==> flow/design.v (excerpt) <==
module  CONV(
	input	wire				clk,
	input	wire				reset,
	output reg 				busy,	
	input	wire				ready,	
	output reg [11:0]	iaddr,
	input	wire [19:0] idata, 		 
	output reg	 			cwr,
	output reg [11:0]	caddr_wr,
	output reg [19:0]	cdata_wr,  
	output reg	 			crd,
	output reg [11:0]	caddr_rd, 
	input	wire [19:0]	cdata_rd,  
	output reg [2:0] 	csel	 
);
Size in the first run: ~2300 cells after synthesis, ~110 I/O pins, ~20000 um2 of cells after synthesis.
==> flow/config.mk <==
export PLATFORM = sky130hd
export DESIGN_NAME = CONV
export DESIGN_NICKNAME = CONV
export VERILOG_FILES = /design/flow/design.v
export SDC_FILE = /design/flow/constraint.sdc
export NUM_CORES = 4
export LEC_CHECK = 0
export CAP_MARGIN = 20
export CORE_MARGIN = 2
export CORE_UTILIZATION = 68
export CTS_CLUSTER_SIZE = 38
export MAX_ROUTING_LAYER = met4
export SLEW_MARGIN = 20
==> flow/constraint.sdc <==
create_clock -name core_clock -period 4.72 [get_ports {clk}]
set_input_delay 0.9440 -clock core_clock [delete_from_list [all_inputs] [get_ports {clk}]]
set_output_delay 0.9440 -clock core_clock [all_outputs]
set_load 0.01 [all_outputs]
run.sh (not shown) runs the stock make flow with config.mk's settings and CLKGATE_MAP_FILE=.
Rerun with:
--- a/flow/config.mk
+++ b/flow/config.mk
@@ -10,3 +10 @@
-export CORE_UTILIZATION = 68
-export CTS_CLUSTER_SIZE = 38
-export MAX_ROUTING_LAYER = met4
+export CORE_UTILIZATION = 63
==> flow/constraint.sdc (replaced) <==
create_clock -name core_clock -period 5.77 [get_ports {clk}]
set_input_delay 1.1540 -clock core_clock [delete_from_list [all_inputs] [get_ports {clk}]]
set_output_delay 1.1540 -clock core_clock [all_outputs]
set_load 0.01 [all_outputs]
- hold slack hardly moves
- sequential cell count stays the same
- power goes down by 19%
- die area came out higher by 7.7%
- routed wire length drops by 2.3%


run A:
Starting RTL as in the previous note.
make LEC_CHECK=0 ABC_AREA=1 CAP_MARGIN=20 CELL_PAD_IN_SITES_DETAIL_PLACEMENT=2 CORE_MARGIN=4 CORE_UTILIZATION=40 GPL_ROUTABILITY_DRIVEN=0 GPL_TIMING_DRIVEN=1 MAX_ROUTING_LAYER=met4 MIN_ROUTING_LAYER=met2 SLEW_MARGIN=35 TNS_END_PERCENT=50 finish   # period 10.0 ns
Run status, run A: aborted in global routing, error GRT-0116
Relative to run A, the following input files were edited for run B:
Settings: removing ABC_AREA (formerly 1); changing TNS_END_PERCENT from 50 to 5; removing CELL_PAD_IN_SITES_DETAIL_PLACEMENT (formerly 2); removing MIN_ROUTING_LAYER (formerly met2); removing MAX_ROUTING_LAYER (formerly met4); removing GPL_TIMING_DRIVEN (formerly 1); setting CTS_CLUSTER_SIZE to 35 for the first time; setting SETUP_SLACK_MARGIN to 0.96 for the first time; changing CORE_MARGIN from 4 to 2; changing CORE_UTILIZATION from 40 to 69; removing GPL_ROUTABILITY_DRIVEN (formerly 0); changing SLEW_MARGIN from 35 to 20; changing the clock period (ns, I/O delays scaled along) from 10.0 to 3.23.
### Flow results
Run B -> stages 100% | layout checks FAIL | negative setup slack
Run B vs. run A: number of setup buffers added after CTS went up by 12; fraction of synthesized cell area in xor and xnor cells went up by 4.3 points; area after synthesis went down by about 14%.
Going from run A to run B, share of the core filled by cells before placement went up by 29 points, adder and majority cell fraction of the synthesized area grew by 1.2 points.
Relative to run B, the following input files were edited for run C:
Settings: setting CELL_PAD_IN_SITES_GLOBAL_PLACEMENT to 0 for the first time; setting CORE_ASPECT_RATIO to 1.13 for the first time; changing SETUP_SLACK_MARGIN from 0.96 to 0.27; changing TNS_END_PERCENT from 5 to 30; setting GPL_TIMING_DRIVEN to 1 for the first time; changing CORE_UTILIZATION from 69 to 72; changing SLEW_MARGIN from 20 to 10; changing CTS_CLUSTER_SIZE from 35 to 24; setting MAX_ROUTING_LAYER to met4 for the first time; changing the clock period (ns, I/O delays scaled along) from 3.23 to 2.32.
Notes after the runs:
Going from run B to run C, number of placed instances with taps included grew by a little under 10%. Complete run, failing final checks: run B, reason negative setup slack. Status(run C) = ERROR, stage = clock tree synthesis. Half-perimeter wire length after detailed placement: higher on run C. Floorplan core density: run C and run B compared, higher one is run C.


== job 3069 ==
CONV again, from the RTL that the note above started with.
Settings: LEC_CHECK=0, CAP_MARGIN=20, CELL_PAD_IN_SITES_GLOBAL_PLACEMENT=0, CORE_ASPECT_RATIO=1.13, CORE_MARGIN=2, CORE_UTILIZATION=71, CTS_CLUSTER_DIAMETER=30, GPL_TIMING_DRIVEN=1, MAX_ROUTING_LAYER=met4, PLACE_DENSITY_LB_ADDON=0.21, SETUP_SLACK_MARGIN=0.56, SLEW_MARGIN=10, TNS_END_PERCENT=30; clock period 3.4 ns.
Job 3069: GRT-0232 in global routing (5_1_grt) -> run aborted
The inputs of job 6577 differ from those of job 3069 as listed below.
==> flow/config.mk <==
export PLATFORM = sky130hd
export DESIGN_NAME = CONV
export DESIGN_NICKNAME = CONV
export VERILOG_FILES = /design/flow/design.v
export SDC_FILE = /design/flow/constraint.sdc
export NUM_CORES = 4
export LEC_CHECK = 0
export CAP_MARGIN = 15
export CELL_PAD_IN_SITES_GLOBAL_PLACEMENT = 0
export CORE_ASPECT_RATIO = 1.13
export CORE_MARGIN = 2
export CORE_UTILIZATION = 72
export CTS_CLUSTER_SIZE = 24
export GPL_TIMING_DRIVEN = 1
export HOLD_SLACK_MARGIN = -0.06
export MAX_ROUTING_LAYER = met4
export SETUP_SLACK_MARGIN = -0.17
export SLEW_MARGIN = 35
export TNS_END_PERCENT = 5
==> flow/constraint.sdc <==
create_clock -name core_clock -period 1.72 [get_ports {clk}]
set_input_delay 0.3440 -clock core_clock [delete_from_list [all_inputs] [get_ports {clk}]]
set_output_delay 0.3440 -clock core_clock [all_outputs]
set_load 0.01 [all_outputs]
## What came out
Looking only at die footprint, and setting everything else aside, the higher value of job 6577 and job 3069 goes to job 3069.
Between job 6577 and job 3069, it is job 6577 whose floorplan die height is lower, by about 0.7%.
Tool error DPL-0038 stopped job 6577 during clock tree synthesis (4_1_cts); no final results.
Mux cell area share after synthesis came out exactly the same in job 6577 and job 3069.
In the metrics for job 6577 and job 3069, the one carrying the higher overall die width is job 3069.
The placeable core region reported for job 6577 is smaller than that of job 3069 by about 2%.
Against job 3069 as the reference, job 6577 delivers a higher detailed placement HPWL.
Relative to job 6577, the following input files were edited for job 2427:
==> flow/config.mk <==
export PLATFORM = sky130hd
export DESIGN_NAME = CONV
export DESIGN_NICKNAME = CONV
export VERILOG_FILES = /design/flow/design.v
export SDC_FILE = /design/flow/constraint.sdc
export NUM_CORES = 4
export LEC_CHECK = 0
export CAP_MARGIN = 20
export CORE_MARGIN = 2
export CORE_UTILIZATION = 40
export SLEW_MARGIN = 20
==> flow/constraint.sdc <==
create_clock -name core_clock -period 5.77 [get_ports {clk}]
set_input_delay 1.1540 -clock core_clock [delete_from_list [all_inputs] [get_ports {clk}]]
set_output_delay 1.1540 -clock core_clock [all_outputs]
set_load 0.01 [all_outputs]
==> comparison <==
- Job 2427: number of placement rows higher than job 6577
- Instance area at placement: lower on job 2427
- Compared with job 6577, job 2427 shows core region area that has gone up by more than half.
- Re net count entering floorplan: no difference whatsoever between job 2427 and job 6577.
- Job 2427: PASS, flow complete, no timing, DRC or antenna violations
- The die size of job 2427 exceeds that of job 6577 by 78%.
- From job 2427 to job 6577, cell area after technology mapping did not move at all.
- Comparing job 6577 against job 2427, there is no change at all in total I/O pin count.
- Job 6577 -> job 2427: number of enable flip-flop cells delta 0, exact match
- Cell count after placement: lower on job 2427


Starting RTL as in the previous note.
Design CONV, start of the top module:
module  CONV(
	input	wire				clk,
	input	wire				reset,
	output reg 				busy,	
	input	wire				ready,	
	output reg [11:0]	iaddr,
	input	wire [19:0] idata, 		 
	output reg	 			cwr,
	output reg [11:0]	caddr_wr,
	output reg [19:0]	cdata_wr,  
	output reg	 			crd,
	output reg [11:0]	caddr_rd, 
	input	wire [19:0]	cdata_rd,  
	output reg [2:0] 	csel	 
);
clock: 3.33 ns
lec_check: 0
cap_margin: 20
core_margin: 2
core_utilization: 72
cts_cluster_diameter: 29
max_routing_layer: met4
setup_slack_margin: 0.33
slew_margin: 20
The baseline did not get past global routing on GRT-0116.
Next try:
--- a/flow/config.mk
+++ b/flow/config.mk
@@ -9,6 +9,9 @@
 export CORE_MARGIN = 2
-export CORE_UTILIZATION = 72
-export CTS_CLUSTER_DIAMETER = 29
+export CORE_UTILIZATION = 40
+export GPL_ROUTABILITY_DRIVEN = 0
+export GPL_TIMING_DRIVEN = 0
 export MAX_ROUTING_LAYER = met4
-export SETUP_SLACK_MARGIN = 0.33
-export SLEW_MARGIN = 20
+export MIN_ROUTING_LAYER = met1
+export SETUP_SLACK_MARGIN = 1.87
+export SLEW_MARGIN = 10
+export TNS_END_PERCENT = 50
==> flow/constraint.sdc (replaced) <==
create_clock -name core_clock -period 10.0 [get_ports {clk}]
set_input_delay 2.0000 -clock core_clock [delete_from_list [all_inputs] [get_ports {clk}]]
set_output_delay 2.0000 -clock core_clock [all_outputs]
set_load 0.01 [all_outputs]
Outcome: With this change the flow went through all stages and came out clean; area after synthesis does not change; synthesized cell count is unchanged; die area rises by well over a third.
Next try:
==> flow/config.mk (replaced) <==
export PLATFORM = sky130hd
export DESIGN_NAME = CONV
export DESIGN_NICKNAME = CONV
export VERILOG_FILES = /design/flow/design.v
export SDC_FILE = /design/flow/constraint.sdc
export NUM_CORES = 4
export LEC_CHECK = 0
export CAP_MARGIN = 20
export CORE_MARGIN = 2
export CORE_UTILIZATION = 64
export SLEW_MARGIN = 20
==> flow/constraint.sdc (replaced) <==
create_clock -name core_clock -period 4.85 [get_ports {clk}]
set_input_delay 0.9700 -clock core_clock [delete_from_list [all_inputs] [get_ports {clk}]]
set_output_delay 0.9700 -clock core_clock [all_outputs]
set_load 0.01 [all_outputs]
The changed run completed with no timing, DRC or antenna violations.
Sequential cell count stays the same.
Routed wire length drops by 6.9%.
Worst hold slack improves by 0.11 ns.
Sequential power climbs by 120%.
Design area drops by 4.3%.
Global-route usage goes up by 9.7 points.
Next try:
--- a/flow/config.mk
+++ b/flow/config.mk
@@ -9,3 +9,3 @@
 export CORE_MARGIN = 2
-export CORE_UTILIZATION = 64
+export CORE_UTILIZATION = 11
 export SLEW_MARGIN = 20
==> flow/constraint.sdc (replaced) <==
create_clock -name core_clock -period 13.8 [get_ports {clk}]
set_input_delay 2.7600 -clock core_clock [delete_from_list [all_inputs] [get_ports {clk}]]
set_output_delay 2.7600 -clock core_clock [all_outputs]
set_load 0.01 [all_outputs]
After rerunning:
- The changed run produced a clean layout
- total power decreases by 64%
- non-clock buffer count increases by 1
- setup slack improves by 7.0 ns
- critical path depth increases by 3
- design area increases by 11%
- global-route usage decreases by 27 points
- clock skew increases by 0.032 ns
- wire length increases by 19%
- clock-buffer cell count decreases by 4
- utilization decreases by 59 points
- via count decreases by 1.9%
Power and IR drop assume default switching activity.
